==> design/flow/design.v <==
module fifo #(
    parameter DEPTH = 32,          
    parameter DATA_WIDTH = 8,      
    parameter PTR_SIZE = 5
) (
    input  wire                   clk,
    input  wire                   rst,
    input  wire                   wr_en,
    input  wire                   re_en,
    input  wire [DATA_WIDTH-1:0]  data_in,
    output wire [DATA_WIDTH-1:0]  data_out,
    output wire                   empty,
    output wire                   full
);
    reg [DATA_WIDTH-1:0] memory [0:DEPTH-1];
    reg [PTR_SIZE-1:0] wr_ptr;
    reg [PTR_SIZE-1:0] rd_ptr;
    reg empty_reg;
    reg full_reg;
    integer i;
    wire wr_fire = wr_en && !full_reg;
    wire rd_fire = re_en && !empty_reg;
    wire [PTR_SIZE-1:0] used = wr_ptr - rd_ptr;
    always @ (posedge clk or posedge rst) begin
        if (rst)
            wr_ptr <= 0;
        else if (wr_fire)
            wr_ptr <= wr_ptr + 1;
    end
    always @ (posedge clk or posedge rst) begin
        if (rst)
            empty_reg <= 1;
        else if (wr_fire && !rd_fire)
            empty_reg <= 0;
        else if (rd_fire && !wr_fire && (used == 1))
            empty_reg <= 1;
    end
    always @ (posedge clk or posedge rst) begin
        if (rst)
            full_reg <= 0;
        else if (wr_fire && !rd_fire && (used == DEPTH - 1))
            full_reg <= 1;
        else if (rd_fire && !wr_fire)
            full_reg <= 0;
    end
    always @ (posedge clk or posedge rst) begin
        if (rst)
            rd_ptr <= 0;
        else if (rd_fire)
            rd_ptr <= rd_ptr + 1;
    end
    always @ (posedge clk or posedge rst) begin
        if (rst) begin
            for (i = 0; i < DEPTH; i = i + 1)
                memory[i] <= {DATA_WIDTH{1'b0}};
        end else if (wr_fire)
            memory[wr_ptr[$clog2(DEPTH)-1:0]] <= data_in;
    end
    assign data_out = (empty_reg) ? {DATA_WIDTH{1'bx}} : memory[rd_ptr[$clog2(DEPTH)-1:0]];
    assign empty = empty_reg;
    assign full  = full_reg;
endmodule
module multiplier #(
    parameter DATA_WIDTH    = 8,                   
    parameter PRODUCT_WIDTH = DATA_WIDTH * 2
) (
    input  wire [DATA_WIDTH-1:0] in1,         
    input  wire [DATA_WIDTH-1:0] in2,          
    output wire [PRODUCT_WIDTH-1:0] product 
);
    assign product = in1 * in2;
endmodule
module adder #(
    parameter DATA_WIDTH = 8,              
    parameter SUM_WIDTH  = DATA_WIDTH + 1   
)(
    input  wire [DATA_WIDTH-1:0] in1,        
    input  wire [DATA_WIDTH-1:0] in2,        
    output wire [SUM_WIDTH-1:0] sum          
);
    assign sum = in1 + in2;
endmodule
module component (
    input  wire         clk,
    input  wire         rst,
    input  wire [31:0]  fifo1_data_in,
    input  wire [31:0]  fifo2_data_in,
    input  wire [31:0]  fifo3_data_in,
    input  wire         fifo1_write_en,
    input  wire         fifo2_write_en,
    input  wire         fifo3_write_en,
    input  wire         fifo1_read_en,
    input  wire         fifo2_read_en,
    input  wire         fifo3_read_en,
    output wire [31:0]  result_out,
    output wire         fifo1_empty,
    output wire         fifo2_empty,
    output wire         fifo3_empty,
    output wire         fifo1_full,
    output wire         fifo2_full,
    output wire         fifo3_full
);
    wire [31:0] fifo1_data_out;
    wire [31:0] fifo2_data_out;
    wire [31:0] fifo3_data_out;
    wire [31:0] mult_result;
    fifo #(
        .DEPTH(16),
        .DATA_WIDTH(32),
        .PTR_SIZE(5)
    ) fifo1_inst (
        .clk(clk),
        .rst(rst),
        .wr_en(fifo1_write_en),
        .re_en(fifo1_read_en),
        .data_in(fifo1_data_in),
        .data_out(fifo1_data_out),
        .empty(fifo1_empty),
        .full(fifo1_full)
    );
    fifo #(
        .DEPTH(16),
        .DATA_WIDTH(32),
        .PTR_SIZE(5)
    ) fifo2_inst (
        .clk(clk),
        .rst(rst),
        .wr_en(fifo2_write_en),
        .re_en(fifo2_read_en),
        .data_in(fifo2_data_in),
        .data_out(fifo2_data_out),
        .empty(fifo2_empty),
        .full(fifo2_full)
    );
    fifo #(
        .DEPTH(16),
        .DATA_WIDTH(32),
        .PTR_SIZE(5)
    ) fifo3_inst (
        .clk(clk),
        .rst(rst),
        .wr_en(fifo3_write_en),
        .re_en(fifo3_read_en),
        .data_in(fifo3_data_in),
        .data_out(fifo3_data_out),
        .empty(fifo3_empty),
        .full(fifo3_full)
    );
    multiplier #(
        .DATA_WIDTH(32),
        .PRODUCT_WIDTH(32)
    ) mult_inst (
        .in1(fifo1_data_out),
        .in2(fifo2_data_out),
        .product(mult_result)
    );
    adder #(
        .DATA_WIDTH(32),
        .SUM_WIDTH(32)
    ) adder_inst (
        .in1(mult_result),
        .in2(fifo3_data_out),
        .sum(result_out)
    );
endmodule
==> design/flow/run.sh <==
#!/bin/bash
# the make line also repeats each setting of config.mk as NAME=value (left out here)
make -C /OpenROAD-flow-scripts/flow DESIGN_CONFIG=/design/flow/config.mk WORK_HOME=/design/flow/orfs CLKGATE_MAP_FILE= finish
==> design/flow/config.mk <==
export PLATFORM = sky130hd
export DESIGN_NAME = component
export DESIGN_NICKNAME = component
export VERILOG_FILES = /design/flow/design.v
export SDC_FILE = /design/flow/constraint.sdc
export NUM_CORES = 4
export LEC_CHECK = 0
export CAP_MARGIN = 20
export CELL_PAD_IN_SITES_DETAIL_PLACEMENT = 1
export CELL_PAD_IN_SITES_GLOBAL_PLACEMENT = 2
export CORE_MARGIN = 4
export CORE_UTILIZATION = 43
export GPL_ROUTABILITY_DRIVEN = 1
export GPL_TIMING_DRIVEN = 0
export MAX_ROUTING_LAYER = met5
export MIN_ROUTING_LAYER = met1
export PLACE_DENSITY = 0.94
export SETUP_SLACK_MARGIN = 0.88
export SLEW_MARGIN = 30
==> design/flow/constraint.sdc <==
create_clock -name core_clock -period 17.8 [get_ports {clk}]
set_input_delay 3.5600 -clock core_clock [delete_from_list [all_inputs] [get_ports {clk}]]
set_output_delay 3.5600 -clock core_clock [all_outputs]
set_load 0.01 [all_outputs]
==> out/metrics.json, run 1 <==
{
  "tightestPinTransition": {"value": 1.16, "unit": "ns"},
  "fmax": {"value": 0.0593, "unit": "GHz"},
  "finalHoldViolCount": {"value": 0},
  "num_clock_sinks": {"value": 1572},
  "start_kind": {"value": "register"},
  "ff_type": {"value": "dfrtp_1"},
  "ys_top_cells_by_area": {"value": "dfrtp_1, mux2_2, fa_1"},
  "std_cell_rows": {"value": 164},
  "total_overflow_reported_by_the_global_router": {"value": 0},
  "cp_num_cells": {"value": 30},
  "postSynthCellCount": {"value": 7105},
  "dr_total_vias": {"value": 66100},
  "routed_wire_length_per_instance": {"value": 33.7, "unit": "um"},
  "area_inside_the_core_boundary": {"value": 0.200, "unit": "mm^2"},
  "timing.hold.worst.start": {"value": "fifo3_inst.wr_ptr[4]"},
  "die_h": {"value": 457, "unit": "um"},
  "commonest_cells_in_the_netlist": {"value": "dfrtp_1, mux2_2, inv_1"},
  "cts_htree_levels": {"value": 4},
  "timing.max_slew.rel_slack": {"value": 23.0, "unit": "%"},
  "crit_path_max_incr_delay": {"value": 0.90, "unit": "ns"},
  "setup-tns-final": {"value": 0, "unit": "ns"},
  "reg2reg_setup_slack": {"value": 13.88, "unit": "ns"},
  "path_clk_slew": {"value": 0.06, "unit": "ns"},
  "gr-usage-all-layers": {"value": 32.6, "unit": "%"},
  "timing.critical_path.from": {"value": "fifo1_inst.rd_ptr[0]"},
  "ys_seq_share": {"value": 45.3, "unit": "%"},
  "areaGrowthSynthToFinish": {"value": 14.4, "unit": "%"},
  "grt_pass1_wl": {"value": 502000, "unit": "um"},
  "cp.required": {"value": 14.24, "unit": "ns"},
  "synthDistinctLibCells": {"value": 96},
  "post_synth.cell_area_avg": {"value": 12.2, "unit": "um^2"},
  "aoi_share": {"value": 8.43, "unit": "%"},
  "cts_hold_repair.buffers": {"value": 0},
  "place.detailed.hpwl": {"value": 241000, "unit": "um"},
  "drtAntennaViolNets": {"value": 0},
  "post_synth_mux_area_share": {"value": 21.3, "unit": "%"},
  "logic_family": {"value": "multiplexers"},
  "cts_buffer_depth": {"value": 3},
  "xor_share": {"value": 1.27, "unit": "%"},
  "worst_clock_skew": {"value": 0.0476, "unit": "ns"},
  "edf_count": {"value": 0},
  "numPortBuffers": {"value": 141},
  "hold_path_endpoint": {"value": "fifo3_inst.wr_ptr[4]"},
  "final_area": {"value": 0.0992, "unit": "mm^2"},
  "detail_route.wirelength": {"value": 347000, "unit": "um"},
  "area_leader_share": {"value": 45.3, "unit": "%"},
  "clock_tree.root_cell": {"value": "clkbuf_16"},
  "ys_async_sr_fraction": {"value": 100, "unit": "%"},
  "synth.yosys.num_cells": {"value": 7105},
  "reg2reg_depth": {"value": 12},
  "cts_tree": {"value": "yes"},
  "ys_ff": {"value": 1572},
  "placement.setup.worst_slack": {"value": 0.919, "unit": "ns"},
  "min_period_over_period": {"value": 94.8, "unit": "%"},
  "most_common_cell": {"value": "dfrtp_1"},
  "drt-pass1-iter-count": {"value": 8},
  "grt_pass1_vias": {"value": 72400},
  "ioPinCount": {"value": 142},
  "timing.critical_path.to": {"value": "result_out[26]"},
  "ys_area": {"value": 0.0868, "unit": "mm^2"},
  "layout_min_cycle_time": {"value": 16.87, "unit": "ns"},
  "warnings": {"value": 48},
  "crit_path_end_kind": {"value": "primary output"},
  "worst-endpoint-arrival": {"value": 13.31, "unit": "ns"},
  "reg2reg_from": {"value": "fifo1_inst.rd_ptr[3]"},
  "final_number_of_setup_violating_endpoints": {"value": 0},
  "placedInstanceArea": {"value": 0.0933, "unit": "mm^2"},
  "clk-insertion-delay-late": {"value": 0.86, "unit": "ns"},
  "max_cap_violations": {"value": 0},
  "routability_congestion": {"value": 0.959},
  "yosys_warnings": {"value": 2},
  "post-cts-setup-buffer-count": {"value": 0},
  "route.detailed.drc": {"value": 0},
  "rsz0062_at_grt": {"value": "true"},
  "worst-path-max-fanout": {"value": 10},
  "timing.critical_path.slowest_stage_cell": {"value": "xnor2_1"},
  "die-width": {"value": 457, "unit": "um"},
  "synth.net_count": {"value": 7810},
  "layout.nets": {"value": 8197},
  "reg2reg_to": {"value": "fifo1_inst.full_reg"},
  "synth_area_leader_cell": {"value": "dfrtp_1"},
  "hold_path_class": {"value": "reg2reg"},
  "fp_util": {"value": 43.3, "unit": "%"},
  "timing.hold.ws": {"value": 0.491, "unit": "ns"},
  "synthAdderAreaFrac": {"value": 12.5, "unit": "%"},
  "chip_area": {"value": 0.209, "unit": "mm^2"},
  "critical_path.top_delay_family": {"value": "adder cells"},
  "run_status": {"value": "complete, no violations"},
  "cp_common_cell": {"value": "fa_1"},
  "largest_net_degree_at_the_start_of_global_routing": {"value": 32},
  "syn_area": {"value": 0.0868, "unit": "mm^2"},
  "critical_path_class": {"value": "reg2out"},
  "tritoncts.num_buffers": {"value": 167},
  "worstHoldPathCells": {"value": 1},
  "antenna_found_initial": {"value": 24},
  "critical_path_buf_inv_count": {"value": 11},
  "final_critical_path_setup_slack": {"value": 0.929, "unit": "ns"},
  "pins_over_slew_limit": {"value": 0},
  "post_drt_via_cell_ratio": {"value": 6.42},
  "synth_simple_gate_area_share": {"value": 6.24, "unit": "%"},
  "detailedRoute.firstIterationViolations": {"value": 7197}
}
timing repair:
action | 4_1_cts | 5_1_grt
hold endpoints to repair | 0 | 0
gates cloned | 0 | 0
setup endpoints to repair | 7 | 5
gates resized | 28 | 14
area by class of cell:
class,count,area (um^2)
Buffer,536,2460
Antenna cell,17,42.5
Fill cell,20700,101000
Clock buffer,244,4890
Timing Repair Buffer,218,2960
Tap cell,2656,3320
Clock inverter,59,806
Inverter,539,2030
Sequential cell,1572,39300
Multi-Input combinational cell,4458,43400
routing by layer:
layer | vias up | global-route usage [%] | routed length [um]
met5 | - | 0 | 60
met4 | 8 | 24.6 | 30000
met3 | 1565 | 8.96 | 35700
met2 | 4152 | 50.6 | 157000
met1 | 34800 | 38.8 | 125000
li1 | 25600 | - | -
metrics by stage:
step	std cells	utilization, %
global placement	9902	45.7
CTS	10300	49.5
floorplan	7105	-
global route	10300	49.5
finish	10300	49.6
detailed placement	9977	46.6
==> run 2: changes to the inputs <==
- CAP_MARGIN: 20 -> 5
- CELL_PAD_IN_SITES_DETAIL_PLACEMENT: 1 -> unset
- CELL_PAD_IN_SITES_GLOBAL_PLACEMENT: 2 -> unset
- CORE_ASPECT_RATIO: unset -> 1.99
- CORE_MARGIN: 4 -> 2
- CORE_UTILIZATION: 43 -> 72
- CTS_CLUSTER_DIAMETER: unset -> 274
- CTS_CLUSTER_SIZE: unset -> 58
- GPL_ROUTABILITY_DRIVEN: 1 -> unset
- MIN_ROUTING_LAYER: met1 -> met2
- PLACE_DENSITY: 0.94 -> unset
- PLACE_DENSITY_LB_ADDON: unset -> 0.02
- SETUP_SLACK_MARGIN: 0.88 -> 0.21
- SLEW_MARGIN: 30 -> 20
- TNS_END_PERCENT: unset -> 5
- clock period: 17.8 -> 11.5 ns (I/O delays scaled with it)
==> run 2 against run 1 <==
  * The flow now stops in global routing
  * Area after synthesis unchanged
  * Die size decreased by 41%
  * Synthesized cell count unchanged
==> out/metrics.json, run 2 <==
{
  "total_overflow_reported_by_the_global_router": {"value": 397},
  "ff_type": {"value": "dfrtp_1", "change": "unchanged"},
  "most_common_cell": {"value": "dfrtp_1", "change": "unchanged"},
  "logic_family": {"value": "multiplexers", "change": "unchanged"},
  "run_status": {"value": "did not finish", "change": "was complete, no violations"},
  "ys_area": {"value": 0.0868, "unit": "mm^2", "change": "unchanged"},
  "tritoncts.num_buffers": {"value": 31, "change": "was 167"},
  "synthAdderAreaFrac": {"value": 12.5, "unit": "%", "change": "unchanged"},
  "ys_async_sr_fraction": {"value": 100, "unit": "%", "change": "unchanged"},
  "area_leader_share": {"value": 45.3, "unit": "%", "change": "unchanged"},
  "commonest_cells_in_the_netlist": {"value": "dfrtp_1, mux2_2, inv_1", "change": "unchanged"},
  "placement.setup.worst_slack": {"value": -3.89, "unit": "ns", "change": "was 0.919 ns"},
  "synth.net_count": {"value": 7810, "change": "unchanged"},
  "ioPinCount": {"value": 142, "change": "unchanged"},
  "xor_share": {"value": 1.27, "unit": "%", "change": "unchanged"},
  "synth.yosys.num_cells": {"value": 7105, "change": "unchanged"},
  "numPortBuffers": {"value": 141, "change": "unchanged"},
  "die_h": {"value": 494, "unit": "um", "change": "was 457 um"},
  "haltStage": {"value": "global routing"},
  "cts_htree_levels": {"value": 1, "change": "was 4"},
  "num_clock_sinks": {"value": 1572, "change": "unchanged"},
  "post_synth.cell_area_avg": {"value": 12.2, "unit": "um^2", "change": "unchanged"},
  "edf_count": {"value": 0, "change": "unchanged"},
  "die-width": {"value": 250, "unit": "um", "change": "was 457 um"},
  "place.detailed.hpwl": {"value": 245000, "unit": "um", "change": "was 241,000 um"},
  "std_cell_rows": {"value": 179, "change": "was 164"},
  "fp_util": {"value": 72.5, "unit": "%", "change": "was 43.3%"},
  "syn_area": {"value": 0.0868, "unit": "mm^2", "change": "unchanged"},
  "cts_buffer_depth": {"value": 3, "change": "unchanged"},
  "chip_area": {"value": 0.123, "unit": "mm^2", "change": "was 0.209 mm^2"},
  "synth_simple_gate_area_share": {"value": 6.24, "unit": "%", "change": "unchanged"},
  "ys_top_cells_by_area": {"value": "dfrtp_1, mux2_2, fa_1", "change": "unchanged"},
  "ys_seq_share": {"value": 45.3, "unit": "%", "change": "unchanged"},
  "gr-usage-all-layers": {"value": 87.0, "unit": "%"},
  "clock_tree.root_cell": {"value": "clkbuf_16", "change": "unchanged"},
  "post_synth_mux_area_share": {"value": 21.3, "unit": "%", "change": "unchanged"},
  "ys_ff": {"value": 1572, "change": "unchanged"},
  "synthDistinctLibCells": {"value": 96, "change": "unchanged"},
  "aoi_share": {"value": 8.43, "unit": "%", "change": "unchanged"},
  "routability_congestion": {"value": 1.23, "change": "was 0.959"},
  "synth_area_leader_cell": {"value": "dfrtp_1", "change": "unchanged"},
  "tool.error": {"value": "[ERROR GRT-0116] Global routing finished with congestion. Check the congestion regions in the DRC Viewer."},
  "post-place-cells": {"value": 8850, "change": "was 9,977"},
  "yosys_warnings": {"value": 2, "change": "unchanged"},
  "postSynthCellCount": {"value": 7105, "change": "unchanged"},
  "area_inside_the_core_boundary": {"value": 0.120, "unit": "mm^2", "change": "was 0.200 mm^2"}
}
[run 2: metal layers]
| metal | GRT overflow | global-route usage, % |
|---|---|---|
| met5 | 39 | 60.5 |
| met4 | 97 | 79.6 |
| met3 | 170 | 88.4 |
| met2 | 91 | 92.2 |
| met1 | - | - |
[run 2: timing repair]
item | 4_1_cts
pin swaps | 84
hold buffers | 0
gates resized | 897
gates cloned | 3
setup endpoints to repair | 27
buffers inserted | 161
hold endpoints to repair | 0
[run 2: through the flow]
step	hold WS (ns)	cell area, um^2
floorplan	0.462	86800
global placement	0.476	90100
detailed placement	0.477	91500
CTS	0.501	96800
==> run 3: changes to the inputs <==
- CAP_MARGIN: 5 -> 20
- CORE_ASPECT_RATIO: 1.99 -> unset
- CORE_UTILIZATION: 72 -> 40
- CTS_CLUSTER_DIAMETER: 274 -> unset
- CTS_CLUSTER_SIZE: 58 -> unset
- MAX_ROUTING_LAYER: met5 -> unset
- MIN_ROUTING_LAYER: met2 -> unset
- PLACE_DENSITY_LB_ADDON: 0.02 -> unset
- SETUP_SLACK_MARGIN: 0.21 -> unset
- clock period: 11.5 -> 13.0 ns (I/O delays scaled with it)
==> run 3 against run 2 <==
  * The layout now fails its checks (negative setup slack)
  * Area after synthesis unchanged
  * Die size up 79%
  * Synthesized cell count unchanged
==> out/metrics.json, run 3 <==
{
  "run_status": {"value": "complete, but fails checks", "change": "was did not finish"},
  "check.faults": {"value": "negative setup slack"},
  "post_synth_mux_area_share": {"value": 21.3, "unit": "%", "change": "unchanged"},
  "tightestPinTransition": {"value": 1.27, "unit": "ns"},
  "ys_ff": {"value": 1572, "change": "unchanged"},
  "final_number_of_setup_violating_endpoints": {"value": 4},
  "fp_util": {"value": 40.3, "unit": "%", "change": "was 72.5%"},
  "reg2reg_setup_slack": {"value": 9.56, "unit": "ns"},
  "layoutNonFillerInstCount": {"value": 10500},
  "worst_clock_skew": {"value": 0.0792, "unit": "ns"},
  "cts_buffer_depth": {"value": 3, "change": "unchanged"},
  "timing.critical_path.from": {"value": "fifo2_inst.rd_ptr[3]"},
  "commonest_cells_in_the_netlist": {"value": "dfrtp_1, mux2_2, inv_1", "change": "unchanged"},
  "timing.hold.worst.start": {"value": "fifo3_inst.wr_ptr[4]"},
  "min_period_over_period": {"value": 101, "unit": "%"},
  "reg2reg_to": {"value": "fifo2_inst.memory[13][23]"},
  "ff_type": {"value": "dfrtp_1", "change": "unchanged"},
  "area_inside_the_core_boundary": {"value": 0.215, "unit": "mm^2", "change": "was 0.120 mm^2"},
  "grt_pass1_vias": {"value": 65300},
  "synth.yosys.num_cells": {"value": 7105, "change": "unchanged"},
  "largest_net_degree_at_the_start_of_global_routing": {"value": 36},
  "xor_share": {"value": 1.27, "unit": "%", "change": "unchanged"},
  "grt_pass1_wl": {"value": 470000, "unit": "um"},
  "routed_wire_length_per_instance": {"value": 31.2, "unit": "um"},
  "finalHoldViolCount": {"value": 0},
  "crit_path_max_incr_delay": {"value": 0.55, "unit": "ns"},
  "path_clk_slew": {"value": 0.07, "unit": "ns"},
  "area_leader_share": {"value": 45.3, "unit": "%", "change": "unchanged"},
  "reg2reg_depth": {"value": 6},
  "cp.required": {"value": 10.40, "unit": "ns"},
  "cts_htree_levels": {"value": 4, "change": "was 1"},
  "yosys_warnings": {"value": 2, "change": "unchanged"},
  "synth_simple_gate_area_share": {"value": 6.24, "unit": "%", "change": "unchanged"},
  "drt-pass1-iter-count": {"value": 8},
  "rsz0062_at_grt": {"value": "true"},
  "worstHoldPathCells": {"value": 1},
  "dr_total_vias": {"value": 63500},
  "chip_area": {"value": 0.221, "unit": "mm^2", "change": "was 0.123 mm^2"},
  "cp_num_cells": {"value": 38},
  "most_common_cell": {"value": "dfrtp_1", "change": "unchanged"},
  "num_clock_sinks": {"value": 1572, "change": "unchanged"},
  "placedInstanceArea": {"value": 0.0931, "unit": "mm^2", "change": "was 0.0915 mm^2"},
  "syn_area": {"value": 0.0868, "unit": "mm^2", "change": "unchanged"},
  "drtAntennaViolNets": {"value": 0},
  "critical_path_class": {"value": "reg2out"},
  "tritoncts.num_buffers": {"value": 172, "change": "was 31"},
  "ys_seq_share": {"value": 45.3, "unit": "%", "change": "unchanged"},
  "layout_min_cycle_time": {"value": 13.13, "unit": "ns"},
  "logic_family": {"value": "multiplexers", "change": "unchanged"},
  "place.detailed.hpwl": {"value": 227000, "unit": "um", "change": "was 245,000 um"},
  "fmax": {"value": 0.0762, "unit": "GHz"},
  "postSynthCellCount": {"value": 7105, "change": "unchanged"},
  "die_h": {"value": 470, "unit": "um", "change": "was 494 um"},
  "reg2reg_from": {"value": "fifo2_inst.full_reg"},
  "timing.critical_path.to": {"value": "result_out[29]"},
  "worst-endpoint-arrival": {"value": 10.53, "unit": "ns"},
  "layout.nets": {"value": 8241},
  "ys_async_sr_fraction": {"value": 100, "unit": "%", "change": "unchanged"},
  "timing.hold.ws": {"value": 0.495, "unit": "ns"},
  "final_area": {"value": 0.102, "unit": "mm^2"},
  "post-place-cells": {"value": 10100, "change": "was 8,850"},
  "aoi_share": {"value": 8.43, "unit": "%", "change": "unchanged"},
  "timing.critical_path.slowest_stage_cell": {"value": "fa_1"},
  "numPortBuffers": {"value": 141, "change": "unchanged"},
  "synthAdderAreaFrac": {"value": 12.5, "unit": "%", "change": "unchanged"},
  "hold_path_endpoint": {"value": "fifo3_inst.wr_ptr[4]"},
  "edf_count": {"value": 0, "change": "unchanged"},
  "pins_over_slew_limit": {"value": 0},
  "std_cell_rows": {"value": 170, "change": "was 179"},
  "areaGrowthSynthToFinish": {"value": 17.5, "unit": "%"},
  "die-width": {"value": 470, "unit": "um", "change": "was 250 um"},
  "crit_path_end_kind": {"value": "primary output"},
  "synth.net_count": {"value": 7810, "change": "unchanged"},
  "antenna_found_initial": {"value": 14},
  "total_overflow_reported_by_the_global_router": {"value": 0},
  "routability_congestion": {"value": 0.937, "change": "was 1.23"},
  "critical_path_buf_inv_count": {"value": 15},
  "start_kind": {"value": "register"},
  "gr-usage-all-layers": {"value": 29.3, "unit": "%"},
  "n_fill_cell": {"value": 19200},
  "synth_area_leader_cell": {"value": "dfrtp_1", "change": "unchanged"},
  "cts_tree": {"value": "yes"},
  "layout.core_utilization": {"value": 47.4, "unit": "%"},
  "ys_area": {"value": 0.0868, "unit": "mm^2", "change": "unchanged"},
  "timing.max_slew.rel_slack": {"value": 15.1, "unit": "%"},
  "final_critical_path_setup_slack": {"value": -0.131, "unit": "ns"},
  "ioPinCount": {"value": 142, "change": "unchanged"},
  "warnings": {"value": 49},
  "critical_path.top_delay_family": {"value": "adder cells"},
  "synthDistinctLibCells": {"value": 96, "change": "unchanged"},
  "ys_top_cells_by_area": {"value": "dfrtp_1, mux2_2, fa_1", "change": "unchanged"},
  "hold_path_class": {"value": "reg2reg"},
  "detailedRoute.firstIterationViolations": {"value": 7153},
  "clock_tree.root_cell": {"value": "clkbuf_16", "change": "unchanged"},
  "clk-insertion-delay-late": {"value": 0.89, "unit": "ns"},
  "worst-path-max-fanout": {"value": 10},
  "post_synth.cell_area_avg": {"value": 12.2, "unit": "um^2", "change": "unchanged"},
  "detail_route.wirelength": {"value": 328000, "unit": "um"},
  "post_drt_via_cell_ratio": {"value": 6.04},
  "route.detailed.drc": {"value": 0},
  "max_cap_violations": {"value": 0}
}
==> run 3: through the flow <==
step                setup TNS, ns  worst slack, ns
floorplan                       -           -11.38
global placement                -           -20.10
detailed placement         -33.39            -2.97
CTS                        -0.876           -0.263
global route                -1.25           -0.300
finish                     -0.369           -0.131
==> run 3: area by class of cell <==
type,instances,area (um^2),area share (%)
clock inverter,50,759,0.745
tap,2838,3550,3.48
sequential,1572,39300,38.6
clock buffer,257,4990,4.90
antenna,6,15.0,0.0147
inverter,539,2050,2.01
timing repair buffer,275,3300,3.24
buffer,518,3660,3.59
multi-input combinational,4458,44300,43.4
==> run 3: per-layer routing <==
metal / up-vias / GRT usage [%] / share of wire (%)
met2: 3455 / 45.4 / 45
met4: 24 / 16.0 / 6.4
met3: 999 / 6.65 / 9.5
li1: 25700 / - / -
met5: - / 0 / 0.049
met1: 33300 / 38.2 / 39
==> run 3: what timing repair did <==
action / 4_1_cts / 5_1_grt
hold buffers: 0 / 0
gates cloned: 0 / 2
setup endpoints to repair: 24 / 12
setup buffers: 43 / 24
resized: 618 / 167
pin swaps: 26 / 31
endpoints found under the hold margin: 0 / 0
==> run 4: changes to the inputs <==
- CORE_UTILIZATION: 40 -> 51
- GPL_TIMING_DRIVEN: 0 -> unset
- PLACE_DENSITY: unset -> 0.6
- TNS_END_PERCENT: 5 -> unset
- clock period: 13.0 -> 10.7 ns (I/O delays scaled with it)
==> run 4 against run 3 <==
  * The layout still fails its checks (negative setup slack)
  * Core utilization rose by 14 points
  * Worst hold slack got worse by 0.0088 ns
  * Setup slack got worse by 1.1 ns
  * Clock-buffer cell count rose by 2
  * Global-route usage rose by 2.7 points
  * Area after synthesis did not move
  * Via count fell by 3.7%
  * Critical path depth did not move
  * Sequential share of layout area fell by 0.87 points
  * Design area rose by 2.3%
  * Critical path type unchanged
  * Largest cell class unchanged
==> out/metrics.json, run 4 <==
{
  "fp_util": {"value": 51.3, "unit": "%", "change": "was 40.3%"},
  "clock_tree.root_cell": {"value": "clkbuf_16", "change": "unchanged"},
  "pins_over_slew_limit": {"value": 0, "change": "unchanged"},
  "std_cell_rows": {"value": 151, "change": "was 170"},
  "area_inside_the_core_boundary": {"value": 0.169, "unit": "mm^2", "change": "was 0.215 mm^2"},
  "dr_total_vias": {"value": 61200, "change": "was 63,500"},
  "ys_area": {"value": 0.0868, "unit": "mm^2", "change": "unchanged"},
  "start_kind": {"value": "register", "change": "unchanged"},
  "crit_path_max_incr_delay": {"value": 0.55, "unit": "ns", "change": "about the same"},
  "hold_path_endpoint": {"value": "fifo1_inst.wr_ptr[4]", "change": "was fifo3_inst.wr_ptr[4]"},
  "final_critical_path_setup_slack": {"value": -1.23, "unit": "ns", "change": "was -0.131 ns"},
  "ys_ff": {"value": 1572, "change": "unchanged"},
  "total_overflow_reported_by_the_global_router": {"value": 0, "change": "unchanged"},
  "synth.yosys.num_cells": {"value": 7105, "change": "unchanged"},
  "timing.max_slew.rel_slack": {"value": 25.1, "unit": "%", "change": "was 15.1%"},
  "logic_family": {"value": "multiplexers", "change": "unchanged"},
  "most_common_cell": {"value": "dfrtp_1", "change": "unchanged"},
  "synth_simple_gate_area_share": {"value": 6.24, "unit": "%", "change": "unchanged"},
  "check.faults": {"value": "negative setup slack", "change": "unchanged"},
  "path_clk_slew": {"value": 0.06, "unit": "ns", "change": "was 0.07 ns"},
  "hold_path_class": {"value": "reg2reg", "change": "unchanged"},
  "min_period_over_period": {"value": 111, "unit": "%", "change": "was 101%"},
  "die-width": {"value": 416, "unit": "um", "change": "was 470 um"},
  "largest_net_degree_at_the_start_of_global_routing": {"value": 199, "change": "was 36"},
  "routed_wire_length_per_instance": {"value": 27.3, "unit": "um", "change": "was 31.2 um"},
  "final_area": {"value": 0.104, "unit": "mm^2", "change": "was 0.102 mm^2"},
  "cp_common_cell": {"value": "fa_1"},
  "num_clock_sinks": {"value": 1572, "change": "unchanged"},
  "finalHoldViolCount": {"value": 0, "change": "unchanged"},
  "edf_count": {"value": 0, "change": "unchanged"},
  "layout_min_cycle_time": {"value": 11.93, "unit": "ns"},
  "drtAntennaViolNets": {"value": 0, "change": "unchanged"},
  "synth_area_leader_cell": {"value": "dfrtp_1", "change": "unchanged"},
  "critical_path.top_delay_family": {"value": "adder cells", "change": "unchanged"},
  "clk-insertion-delay-late": {"value": 0.85, "unit": "ns", "change": "was 0.89 ns"},
  "yosys_warnings": {"value": 2, "change": "unchanged"},
  "reg2reg_from": {"value": "fifo3_inst.full_reg", "change": "was fifo2_inst.full_reg"},
  "ff_latch_area": {"value": 0.0394, "unit": "mm^2", "change": "was 0.0393 mm^2"},
  "postSynthCellCount": {"value": 7105, "change": "unchanged"},
  "timing.critical_path.to": {"value": "result_out[29]", "change": "unchanged"},
  "timing.critical_path.slowest_stage_cell": {"value": "fa_1", "change": "unchanged"},
  "antenna_found_initial": {"value": 13, "change": "was 14"},
  "areaGrowthSynthToFinish": {"value": 20.3, "unit": "%", "change": "was 17.5%"},
  "cts_tree": {"value": "yes", "change": "unchanged"},
  "cts_hold_repair.buffers": {"value": 0, "change": "unchanged"},
  "timing.hold.worst.start": {"value": "fifo1_inst.wr_ptr[4]", "change": "was fifo3_inst.wr_ptr[4]"},
  "reg2reg_to": {"value": "fifo3_inst.memory[13][6]", "change": "was fifo2_inst.memory[13][23]"},
  "crit_path_end_kind": {"value": "primary output", "change": "unchanged"},
  "route.detailed.drc": {"value": 0, "change": "unchanged"},
  "ys_top_cells_by_area": {"value": "dfrtp_1, mux2_2, fa_1", "change": "unchanged"},
  "rsz0062_at_grt": {"value": "true", "change": "unchanged"},
  "worst-endpoint-arrival": {"value": 9.79, "unit": "ns", "change": "was 10.53 ns"},
  "numPortBuffers": {"value": 141, "change": "unchanged"},
  "xor_share": {"value": 1.27, "unit": "%", "change": "unchanged"},
  "ff_type": {"value": "dfrtp_1", "change": "unchanged"},
  "worst-path-max-fanout": {"value": 5, "change": "was 10"},
  "ys_async_sr_fraction": {"value": 100, "unit": "%", "change": "unchanged"},
  "detail_route.wirelength": {"value": 276000, "unit": "um", "change": "was 328,000 um"},
  "layout.core_utilization": {"value": 61.7, "unit": "%", "change": "was 47.4%"},
  "run_status": {"value": "complete, but fails checks", "change": "unchanged"},
  "cts_htree_levels": {"value": 4, "change": "unchanged"},
  "critical_path_class": {"value": "reg2out", "change": "unchanged"},
  "post_synth.cell_area_avg": {"value": 12.2, "unit": "um^2", "change": "unchanged"},
  "ys_seq_share": {"value": 45.3, "unit": "%", "change": "unchanged"},
  "reg2reg_setup_slack": {"value": 7.45, "unit": "ns", "change": "was 9.56 ns"},
  "worst_clock_skew": {"value": 0.0394, "unit": "ns", "change": "was 0.0792 ns"},
  "post_drt_via_cell_ratio": {"value": 6.05, "change": "was 6.04"},
  "grt_pass1_vias": {"value": 64000, "change": "was 65,300"},
  "cp_num_cells": {"value": 38, "change": "unchanged"},
  "aoi_share": {"value": 8.43, "unit": "%", "change": "unchanged"},
  "fmax": {"value": 0.0838, "unit": "GHz"},
  "post_synth_mux_area_share": {"value": 21.3, "unit": "%", "change": "unchanged"},
  "grt_pass1_wl": {"value": 419000, "unit": "um", "change": "was 470,000 um"},
  "layout.nets": {"value": 8441, "change": "was 8,241"},
  "synthDistinctLibCells": {"value": 96, "change": "unchanged"},
  "tightestPinTransition": {"value": 1.12, "unit": "ns", "change": "was 1.27 ns"},
  "final_number_of_setup_violating_endpoints": {"value": 19, "change": "was 4"},
  "timing.critical_path.from": {"value": "fifo1_inst.rd_ptr[1]", "change": "was fifo2_inst.rd_ptr[3]"},
  "worstHoldPathCells": {"value": 1, "change": "unchanged"},
  "tritoncts.num_buffers": {"value": 172, "change": "unchanged"},
  "syn_area": {"value": 0.0868, "unit": "mm^2", "change": "unchanged"},
  "ioPinCount": {"value": 142, "change": "unchanged"},
  "place.detailed.hpwl": {"value": 185000, "unit": "um", "change": "was 227,000 um"},
  "multiInputGateArea": {"value": 0.0450, "unit": "mm^2", "change": "was 0.0443 mm^2"},
  "area_leader_share": {"value": 45.3, "unit": "%", "change": "unchanged"},
  "synth.net_count": {"value": 7810, "change": "unchanged"},
  "die_h": {"value": 416, "unit": "um", "change": "was 470 um"},
  "detailedRoute.firstIterationViolations": {"value": 5717, "change": "was 7,153"},
  "drt-pass1-iter-count": {"value": 6, "change": "was 8"},
  "cts_buffer_depth": {"value": 3, "change": "unchanged"},
  "placedInstanceArea": {"value": 0.0955, "unit": "mm^2", "change": "was 0.0931 mm^2"},
  "chip_area": {"value": 0.173, "unit": "mm^2", "change": "was 0.221 mm^2"},
  "routability_congestion": {"value": 0.931, "change": "was 0.937"},
  "max_cap_violations": {"value": 0, "change": "unchanged"},
  "n_fill_cell": {"value": 13400, "change": "was 19,200"},
  "warnings": {"value": 78, "change": "was 49"},
  "reg2reg_depth": {"value": 4, "change": "was 6"},
  "gr-usage-all-layers": {"value": 32.1, "unit": "%", "change": "was 29.3%"},
  "critical_path_buf_inv_count": {"value": 16, "change": "was 15"},
  "synthAdderAreaFrac": {"value": 12.5, "unit": "%", "change": "unchanged"},
  "commonest_cells_in_the_netlist": {"value": "dfrtp_1, mux2_2, inv_1", "change": "unchanged"},
  "cp.required": {"value": 8.56, "unit": "ns", "change": "was 10.40 ns"}
}
run 4: area by class of cell:
type	instances	area share [%]
multi-input combinational	4458	43.1
sequential	1572	37.7
timing repair buffer	993	8.75
clock buffer	259	4.98
tap	2218	2.66
inverter	539	1.95
clock inverter	57	0.830
antenna	9	0.0216
run 4: timing repair:
action / 4_1_cts / 5_1_grt
endpoints found under the setup margin: 22 / 22
gates cloned: 1 / 3
gates resized: 375 / 156
pin swaps: 128 / 132
setup buffers: 53 / 56
run 4: per-layer routing:
metal / track usage [%] / part of all wire, %
met2: 51.9 / 48
met4: 10.2 / 3.2
met1: 44.8 / 43
met3: 4.58 / 6.0
met5: 0 / 0.036
run 4: metrics by stage:
stage          worst slack (ns)  hold WS, ns  cells  TNS (ns)
6_report                  -1.23        0.486  10100    -11.18
5_1_grt                   -1.46        0.500  10100    -16.64
4_1_cts                   -1.22        0.489  10000    -11.68
3_5_place_dp              -1.48        0.480   9679    -10.15
3_3_place_gp              -1.49        0.474   9679     -9.57
2_1_floorplan            -13.22        0.462   7105         -
==> run 5: changes to the inputs <==
- CORE_UTILIZATION: 51 -> 64
- CTS_CLUSTER_DIAMETER: unset -> 399
- clock period: 10.7 -> 6.5 ns (I/O delays scaled with it)
==> run 5 against run 4 <==
  * Still fails the layout checks on negative setup slack
  * Non-clock buffer count shrank 39
  * Clock skew grew 0.0046 ns
  * Clock-buffer cell count shrank 9
  * Via count grew 1.4%
  * Worst hold slack lost 0.0013 ns
  * Synthesized cell count is the same
  * Final cell count shrank 5.0%
  * Critical path type unchanged
==> out/metrics.json, run 5 <==
{
  "timing.hold.ws": {"value": 0.485, "unit": "ns", "change": "was 0.486 ns"},
  "ys_seq_share": {"value": 45.3, "unit": "%", "change": "unchanged"},
  "clk-insertion-delay-late": {"value": 0.83, "unit": "ns", "change": "was 0.85 ns"},
  "cp.required": {"value": 5.20, "unit": "ns", "change": "was 8.56 ns"},
  "post_synth_mux_area_share": {"value": 21.3, "unit": "%", "change": "unchanged"},
  "synth.net_count": {"value": 7810, "change": "unchanged"},
  "reg2reg_setup_slack": {"value": 2.93, "unit": "ns", "change": "was 7.45 ns"},
  "cts_tree": {"value": "yes", "change": "unchanged"},
  "area_inside_the_core_boundary": {"value": 0.135, "unit": "mm^2", "change": "was 0.169 mm^2"},
  "largest_net_degree_at_the_start_of_global_routing": {"value": 193, "change": "was 199"},
  "grt_pass1_wl": {"value": 408000, "unit": "um", "change": "was 419,000 um"},
  "place.detailed.hpwl": {"value": 182000, "unit": "um", "change": "was 185,000 um"},
  "finalHoldViolCount": {"value": 0, "change": "unchanged"},
  "synth_simple_gate_area_share": {"value": 6.24, "unit": "%", "change": "unchanged"},
  "path_clk_slew": {"value": 0.06, "unit": "ns", "change": "about the same"},
  "die_h": {"value": 372, "unit": "um", "change": "was 416 um"},
  "cts_htree_levels": {"value": 4, "change": "unchanged"},
  "post_synth.cell_area_avg": {"value": 12.2, "unit": "um^2", "change": "unchanged"},
  "min_period_over_period": {"value": 170, "unit": "%", "change": "was 111%"},
  "reg2reg_to": {"value": "fifo2_inst.memory[15][25]", "change": "was fifo3_inst.memory[13][6]"},
  "total_overflow_reported_by_the_global_router": {"value": 0, "change": "unchanged"},
  "std_cell_rows": {"value": 135, "change": "was 151"},
  "ys_async_sr_fraction": {"value": 100, "unit": "%", "change": "unchanged"},
  "commonest_cells_in_the_netlist": {"value": "dfrtp_1, mux2_2, inv_1", "change": "unchanged"},
  "fmax": {"value": 0.0905, "unit": "GHz"},
  "die-width": {"value": 372, "unit": "um", "change": "was 416 um"},
  "logic_family": {"value": "multiplexers", "change": "unchanged"},
  "cp_num_cells": {"value": 37, "change": "was 38"},
  "xor_share": {"value": 1.27, "unit": "%", "change": "unchanged"},
  "critical_path.top_delay_family": {"value": "adder cells", "change": "unchanged"},
  "ff_type": {"value": "dfrtp_1", "change": "unchanged"},
  "aoi_share": {"value": 8.43, "unit": "%", "change": "unchanged"},
  "timing.critical_path.slowest_stage_cell": {"value": "fa_1", "change": "unchanged"},
  "warnings": {"value": 65, "change": "was 78"},
  "area_leader_share": {"value": 45.3, "unit": "%", "change": "unchanged"},
  "edf_count": {"value": 0, "change": "unchanged"},
  "run_status": {"value": "complete, but fails checks", "change": "unchanged"},
  "layout.nets": {"value": 8395, "change": "was 8,441"},
  "critical_path_buf_inv_count": {"value": 12, "change": "was 16"},
  "most_common_cell": {"value": "dfrtp_1", "change": "unchanged"},
  "numPortBuffers": {"value": 141, "change": "unchanged"},
  "timing.max_slew.rel_slack": {"value": 19.0, "unit": "%", "change": "was 25.1%"},
  "detail_route.wirelength": {"value": 272000, "unit": "um", "change": "was 276,000 um"},
  "cts_buffer_depth": {"value": 3, "change": "unchanged"},
  "start_kind": {"value": "register", "change": "unchanged"},
  "final_number_of_setup_violating_endpoints": {"value": 29, "change": "was 19"},
  "dr_total_vias": {"value": 62100, "change": "was 61,200"},
  "worst-endpoint-arrival": {"value": 9.75, "unit": "ns", "change": "was 9.79 ns"},
  "reg2reg_from": {"value": "fifo2_inst.full_reg", "change": "was fifo3_inst.full_reg"},
  "drtAntennaViolNets": {"value": 0, "change": "unchanged"},
  "tritoncts.num_buffers": {"value": 165, "change": "was 172"},
  "ys_ff": {"value": 1572, "change": "unchanged"},
  "ys_area": {"value": 0.0868, "unit": "mm^2", "change": "unchanged"},
  "worst-path-max-fanout": {"value": 13, "change": "was 5"},
  "clock_tree.root_cell": {"value": "clkbuf_16", "change": "unchanged"},
  "worstHoldPathCells": {"value": 1, "change": "unchanged"},
  "check.faults": {"value": "negative setup slack", "change": "unchanged"},
  "final_critical_path_setup_slack": {"value": -4.55, "unit": "ns", "change": "was -1.23 ns"},
  "hold_path_endpoint": {"value": "fifo2_inst.wr_ptr[4]", "change": "was fifo1_inst.wr_ptr[4]"},
  "areaGrowthSynthToFinish": {"value": 18.6, "unit": "%", "change": "was 20.3%"},
  "tightestPinTransition": {"value": 1.21, "unit": "ns", "change": "was 1.12 ns"},
  "pins_over_slew_limit": {"value": 0, "change": "unchanged"},
  "crit_path_end_kind": {"value": "primary output", "change": "unchanged"},
  "route.detailed.drc": {"value": 0, "change": "unchanged"},
  "max_cap_violations": {"value": 0, "change": "unchanged"},
  "crit_path_max_incr_delay": {"value": 0.54, "unit": "ns", "change": "was 0.55 ns"},
  "yosys_warnings": {"value": 2, "change": "unchanged"},
  "drt-pass1-iter-count": {"value": 9, "change": "was 6"},
  "hold_path_class": {"value": "reg2reg", "change": "unchanged"},
  "timing.hold.worst.start": {"value": "fifo2_inst.wr_ptr[4]", "change": "was fifo1_inst.wr_ptr[4]"},
  "cts_hold_repair.buffers": {"value": 0, "change": "unchanged"},
  "antenna_found_initial": {"value": 9, "change": "was 13"},
  "synthAdderAreaFrac": {"value": 12.5, "unit": "%", "change": "unchanged"},
  "ys_top_cells_by_area": {"value": "dfrtp_1, mux2_2, fa_1", "change": "unchanged"},
  "routability_congestion": {"value": 0.936, "change": "was 0.931"},
  "grt_pass1_vias": {"value": 64200, "change": "was 64,000"},
  "postSynthCellCount": {"value": 7105, "change": "unchanged"},
  "detailedRoute.firstIterationViolations": {"value": 6494, "change": "was 5,717"},
  "worst_clock_skew": {"value": 0.0440, "unit": "ns", "change": "was 0.0394 ns"},
  "chip_area": {"value": 0.139, "unit": "mm^2", "change": "was 0.173 mm^2"},
  "synth.yosys.num_cells": {"value": 7105, "change": "unchanged"},
  "rsz0062_at_grt": {"value": "true", "change": "unchanged"},
  "timing.critical_path.to": {"value": "result_out[31]", "change": "was result_out[29]"},
  "fp_util": {"value": 64.3, "unit": "%", "change": "was 51.3%"},
  "timing.critical_path.from": {"value": "fifo2_inst.rd_ptr[1]", "change": "was fifo1_inst.rd_ptr[1]"},
  "num_clock_sinks": {"value": 1572, "change": "unchanged"},
  "post_drt_via_cell_ratio": {"value": 6.47, "change": "was 6.05"},
  "syn_area": {"value": 0.0868, "unit": "mm^2", "change": "unchanged"},
  "gr-usage-all-layers": {"value": 39.6, "unit": "%", "change": "was 32.1%"},
  "routed_wire_length_per_instance": {"value": 28.4, "unit": "um", "change": "was 27.3 um"},
  "layout_min_cycle_time": {"value": 11.05, "unit": "ns"},
  "synthDistinctLibCells": {"value": 96, "change": "unchanged"},
  "reg2reg_depth": {"value": 5, "change": "was 4"},
  "synth_area_leader_cell": {"value": "dfrtp_1", "change": "unchanged"},
  "ioPinCount": {"value": 142, "change": "unchanged"},
  "critical_path_class": {"value": "reg2out", "change": "unchanged"}
}
==> run 5: layout make-up <==
type	instances	area [um^2]
fillers	8767	32100
flip-flops and latches	1572	39400
well taps	1781	2230
diodes	4	10.0
clock buffers	250	4860
multi-input cells	4458	45100
repair buffers	954	8800
inverters	539	2030
clock inverters	41	457
==> run 5: what timing repair did <==
item | CTS | global route
endpoints found under the setup margin | 30 | 30
pin swaps | 104 | 102
gates cloned | 2 | 3
resized | 394 | 157
setup buffers | 50 | 28
==> run 5: through the flow <==
stage,instance area [um^2],setup TNS (ns),worst slack [ns],std cells,utilization (%)
3_3_place_gp,94800,-88.88,-4.68,9227,70.3
2_1_floorplan,86800,-,-16.58,7105,-
6_report,103000,-94.59,-4.55,9599,76.2
4_1_cts,102000,-94.84,-4.64,9564,75.5
3_5_place_dp,94800,-91.58,-4.78,9227,70.3
5_1_grt,103000,-100.99,-4.82,9598,76.2
==> run 5: routing by layer <==
layer | global-route usage (%) | vias to the layer above | wire [um]
met2 | 63.0 | 2750 | 129000
met4 | 15.9 | 10 | 11600
met1 | 54.5 | 32700 | 110000
met3 | 6.90 | 662 | 21200
met5 | 0 | - | 69
li1 | - | 26000 | -
==> run 6: changes to the inputs <==
- CAP_MARGIN: 20 -> 30
- CELL_PAD_IN_SITES_DETAIL_PLACEMENT: unset -> 0
- CELL_PAD_IN_SITES_GLOBAL_PLACEMENT: unset -> 3
- CORE_UTILIZATION: 64 -> 67
- CTS_CLUSTER_DIAMETER: 399 -> unset
- CTS_CLUSTER_SIZE: unset -> 91
- GPL_TIMING_DRIVEN: unset -> 0
- MAX_ROUTING_LAYER: unset -> met5
- MIN_ROUTING_LAYER: unset -> met2
- PLACE_DENSITY: 0.6 -> unset
- PLACE_DENSITY_LB_ADDON: unset -> 0.07
- SETUP_SLACK_MARGIN: unset -> 0.99
- clock period: 6.5 -> 10.3 ns (I/O delays scaled with it)
==> run 6 against run 5 <==
  * The flow now stops in global placement without I/O
  * Die size is 4.4% lower
  * Area after synthesis stayed put
  * Synthesized cell count stayed put
==> out/metrics.json, run 6 <==
{
  "run_status": {"value": "did not finish", "change": "was complete, but fails checks"},
  "haltStage": {"value": "global placement without I/O"},
  "tool.error": {"value": "[ERROR FLW-0024] Place density exceeds 1.0 (current PLACE_DENSITY_LB_ADDON =  0.07). Please check if the value of  PLACE_DENSITY_LB_ADDON is between 0 and 0.99."},
  "most_common_cell": {"value": "dfrtp_1", "change": "unchanged"},
  "ys_seq_share": {"value": 45.3, "unit": "%", "change": "unchanged"},
  "logic_family": {"value": "multiplexers", "change": "unchanged"},
  "area_inside_the_core_boundary": {"value": 0.129, "unit": "mm^2", "change": "was 0.135 mm^2"},
  "synthDistinctLibCells": {"value": 96, "change": "unchanged"},
  "synth_simple_gate_area_share": {"value": 6.24, "unit": "%", "change": "unchanged"},
  "die-width": {"value": 364, "unit": "um", "change": "was 372 um"},
  "ys_area": {"value": 0.0868, "unit": "mm^2", "change": "unchanged"},
  "chip_area": {"value": 0.132, "unit": "mm^2", "change": "was 0.139 mm^2"},
  "edf_count": {"value": 0, "change": "unchanged"},
  "ys_top_cells_by_area": {"value": "dfrtp_1, mux2_2, fa_1", "change": "unchanged"},
  "ff_type": {"value": "dfrtp_1", "change": "unchanged"},
  "synthAdderAreaFrac": {"value": 12.5, "unit": "%", "change": "unchanged"},
  "die_h": {"value": 364, "unit": "um", "change": "was 372 um"},
  "area_leader_share": {"value": 45.3, "unit": "%", "change": "unchanged"},
  "synth.yosys.num_cells": {"value": 7105, "change": "unchanged"},
  "yosys_warnings": {"value": 2, "change": "unchanged"},
  "post_synth.cell_area_avg": {"value": 12.2, "unit": "um^2", "change": "unchanged"},
  "std_cell_rows": {"value": 132, "change": "was 135"},
  "post_synth_mux_area_share": {"value": 21.3, "unit": "%", "change": "unchanged"},
  "fp_util": {"value": 67.3, "unit": "%", "change": "was 64.3%"},
  "ys_ff": {"value": 1572, "change": "unchanged"},
  "xor_share": {"value": 1.27, "unit": "%", "change": "unchanged"},
  "postSynthCellCount": {"value": 7105, "change": "unchanged"},
  "ys_async_sr_fraction": {"value": 100, "unit": "%", "change": "unchanged"},
  "synth.net_count": {"value": 7810, "change": "unchanged"},
  "synth_area_leader_cell": {"value": "dfrtp_1", "change": "unchanged"},
  "commonest_cells_in_the_netlist": {"value": "dfrtp_1, mux2_2, inv_1", "change": "unchanged"},
  "aoi_share": {"value": 8.43, "unit": "%", "change": "unchanged"},
  "syn_area": {"value": 0.0868, "unit": "mm^2", "change": "unchanged"}
}
==> run 7: changes to the inputs <==
- CAP_MARGIN: 30 -> 20
- CELL_PAD_IN_SITES_DETAIL_PLACEMENT: 0 -> unset
- CELL_PAD_IN_SITES_GLOBAL_PLACEMENT: 3 -> unset
- CORE_UTILIZATION: 67 -> 27
- CTS_CLUSTER_SIZE: 91 -> unset
- MIN_ROUTING_LAYER: met2 -> unset
- PLACE_DENSITY_LB_ADDON: 0.07 -> 0.14
- SETUP_SLACK_MARGIN: 0.99 -> unset
- clock period: 10.3 -> 10.2 ns (I/O delays scaled with it)
==> run 7 against run 6 <==
  * The layout now fails its checks (negative setup slack)
  * Die size rose by 150%
  * Synthesized cell count unchanged
  * Area after synthesis stayed put
==> out/metrics.json, run 7 <==
{
  "n_fill_cell": {"value": 31900},
  "layout_min_cycle_time": {"value": 12.34, "unit": "ns"},
  "post_synth.cell_area_avg": {"value": 12.2, "unit": "um^2", "change": "unchanged"},
  "post_synth_mux_area_share": {"value": 21.3, "unit": "%", "change": "unchanged"},
  "cp_common_cell": {"value": "fa_1"},
  "fmax": {"value": 0.0810, "unit": "GHz"},
  "hold_path_class": {"value": "reg2reg"},
  "hold_path_endpoint": {"value": "fifo2_inst.wr_ptr[4]"},
  "clock_tree.root_cell": {"value": "clkbuf_16"},
  "final_area": {"value": 0.109, "unit": "mm^2"},
  "yosys_warnings": {"value": 2, "change": "unchanged"},
  "postSynthCellCount": {"value": 7105, "change": "unchanged"},
  "std_cell_rows": {"value": 208, "change": "was 132"},
  "tightestPinTransition": {"value": 1.23, "unit": "ns"},
  "warnings": {"value": 49},
  "path_clk_slew": {"value": 0.06, "unit": "ns"},
  "reg2reg_from": {"value": "fifo2_inst.full_reg"},
  "synthDistinctLibCells": {"value": 96, "change": "unchanged"},
  "route.detailed.drc": {"value": 0},
  "critical_path.top_delay_family": {"value": "adder cells"},
  "syn_area": {"value": 0.0868, "unit": "mm^2", "change": "unchanged"},
  "ff_type": {"value": "dfrtp_1", "change": "unchanged"},
  "area_inside_the_core_boundary": {"value": 0.320, "unit": "mm^2", "change": "was 0.129 mm^2"},
  "met1_length": {"value": 167000, "unit": "um"},
  "synthAdderAreaFrac": {"value": 12.5, "unit": "%", "change": "unchanged"},
  "ys_seq_share": {"value": 45.3, "unit": "%", "change": "unchanged"},
  "ys_area": {"value": 0.0868, "unit": "mm^2", "change": "unchanged"},
  "chip_area": {"value": 0.326, "unit": "mm^2", "change": "was 0.132 mm^2"},
  "final_number_of_setup_violating_endpoints": {"value": 22},
  "die_h": {"value": 571, "unit": "um", "change": "was 364 um"},
  "die-width": {"value": 571, "unit": "um", "change": "was 364 um"},
  "fp_util": {"value": 27.1, "unit": "%", "change": "was 67.3%"},
  "cts_buffer_depth": {"value": 4},
  "synth.yosys.num_cells": {"value": 7105, "change": "unchanged"},
  "cts_hold_repair.buffers": {"value": 0},
  "critical_path_class": {"value": "reg2out"},
  "edf_count": {"value": 0, "change": "unchanged"},
  "timing.hold.ws": {"value": 0.489, "unit": "ns"},
  "routed_wire_length_per_instance": {"value": 31.2, "unit": "um"},
  "reg2reg_setup_slack": {"value": 6.72, "unit": "ns"},
  "finalHoldViolCount": {"value": 0},
  "synth.net_count": {"value": 7810, "change": "unchanged"},
  "crit_path_max_incr_delay": {"value": 0.63, "unit": "ns"},
  "clk-insertion-delay-late": {"value": 0.90, "unit": "ns"},
  "placement.setup.worst_slack": {"value": -5.79, "unit": "ns"},
  "dr_total_vias": {"value": 63400},
  "gr-usage-all-layers": {"value": 23.1, "unit": "%"},
  "post-place-cells": {"value": 11600},
  "synth_simple_gate_area_share": {"value": 6.24, "unit": "%", "change": "unchanged"},
  "crit_path_end_kind": {"value": "primary output"},
  "timing.max_slew.rel_slack": {"value": 18.3, "unit": "%"},
  "cp.required": {"value": 8.16, "unit": "ns"},
  "aoi_share": {"value": 8.43, "unit": "%", "change": "unchanged"},
  "detail_route.wirelength": {"value": 383000, "unit": "um"},
  "check.faults": {"value": "negative setup slack"},
  "reg2reg_depth": {"value": 6},
  "routability_congestion": {"value": 0.865},
  "ys_async_sr_fraction": {"value": 100, "unit": "%", "change": "unchanged"},
  "grt_pass1_vias": {"value": 65800},
  "timing.critical_path.to": {"value": "result_out[31]"},
  "synth_area_leader_cell": {"value": "dfrtp_1", "change": "unchanged"},
  "start_kind": {"value": "register"},
  "worst-endpoint-arrival": {"value": 10.30, "unit": "ns"},
  "ys_ff": {"value": 1572, "change": "unchanged"},
  "pins_over_slew_limit": {"value": 0},
  "antenna_found_initial": {"value": 20},
  "tritoncts.num_buffers": {"value": 189},
  "areaGrowthSynthToFinish": {"value": 25.3, "unit": "%"},
  "logic_family": {"value": "multiplexers", "change": "unchanged"},
  "cts_tree": {"value": "yes"},
  "timing.hold.worst.start": {"value": "fifo2_inst.wr_ptr[4]"},
  "critical_path_buf_inv_count": {"value": 11},
  "timing.critical_path.slowest_stage_cell": {"value": "fa_1"},
  "ys_top_cells_by_area": {"value": "dfrtp_1, mux2_2, fa_1", "change": "unchanged"},
  "total_overflow_reported_by_the_global_router": {"value": 0},
  "xor_share": {"value": 1.27, "unit": "%", "change": "unchanged"},
  "layout.nets": {"value": 8488},
  "worstHoldPathCells": {"value": 1},
  "run_status": {"value": "complete, but fails checks", "change": "was did not finish"},
  "final_critical_path_setup_slack": {"value": -2.14, "unit": "ns"},
  "num_clock_sinks": {"value": 1572},
  "area_leader_share": {"value": 45.3, "unit": "%", "change": "unchanged"},
  "placedInstanceArea": {"value": 0.0954, "unit": "mm^2"},
  "ioPinCount": {"value": 142},
  "worst-path-max-fanout": {"value": 10},
  "worst_clock_skew": {"value": 0.0743, "unit": "ns"},
  "layoutNonFillerInstCount": {"value": 12200},
  "grt_pass1_wl": {"value": 531000, "unit": "um"},
  "drt-pass1-iter-count": {"value": 6},
  "min_period_over_period": {"value": 121, "unit": "%"},
  "cts_htree_levels": {"value": 4},
  "post_drt_via_cell_ratio": {"value": 5.18},
  "drtAntennaViolNets": {"value": 0},
  "timing.critical_path.from": {"value": "fifo1_inst.rd_ptr[1]"},
  "detailedRoute.firstIterationViolations": {"value": 5376},
  "largest_net_degree_at_the_start_of_global_routing": {"value": 34},
  "commonest_cells_in_the_netlist": {"value": "dfrtp_1, mux2_2, inv_1", "change": "unchanged"},
  "met3_wirelength": {"value": 21700, "unit": "um"},
  "rsz0062_at_grt": {"value": "true"},
  "wl_met2": {"value": 179000, "unit": "um"},
  "cp_num_cells": {"value": 35},
  "multiInputGateArea": {"value": 0.0453, "unit": "mm^2"},
  "most_common_cell": {"value": "dfrtp_1", "change": "unchanged"},
  "place.detailed.hpwl": {"value": 263000, "unit": "um"},
  "maxUsedRoutingLayer": {"value": "met5"},
  "ff_latch_area": {"value": 0.0394, "unit": "mm^2"},
  "reg2reg_to": {"value": "fifo2_inst.memory[9][17]"},
  "max_cap_violations": {"value": 0},
  "numPortBuffers": {"value": 141}
}
run 7: layer usage:
| layer | track usage, % | vias to the layer above |
|---|---|---|
| li1 | - | 26300 |
| met1 | 31.0 | 34400 |
| met2 | 37.5 | 2129 |
| met3 | 3.55 | 592 |
| met4 | 8.17 | 16 |
| met5 | 0 | - |
run 7: through the flow:
step           util, %  TNS (ns)
6_report          33.9    -27.21
3_5_place_dp      29.8   -102.05
2_1_floorplan        -         -
5_1_grt           33.9    -32.22
3_3_place_gp      29.2         -
4_1_cts           33.2    -31.55
run 7: area by class of cell:
cell class | count | share of cell area, %
plain buffers | 520 | 4.40
flip-flops and latches | 1572 | 36.2
diodes | 12 | 0.0276
repair buffers | 503 | 5.10
multi-input cells | 4458 | 41.7
inverters | 539 | 1.90
clock buffers | 290 | 5.18
well taps | 4305 | 4.96
clock inverters | 49 | 0.529
run 7: repair_timing:
item / in CTS / in global routing
setup endpoints to repair: 30 / 24
endpoints found under the hold margin: 0 / 0
buffers inserted: 145 / 126
resized: 1015 / 310
pin swaps: 75 / 152
gates cloned: 1 / 7
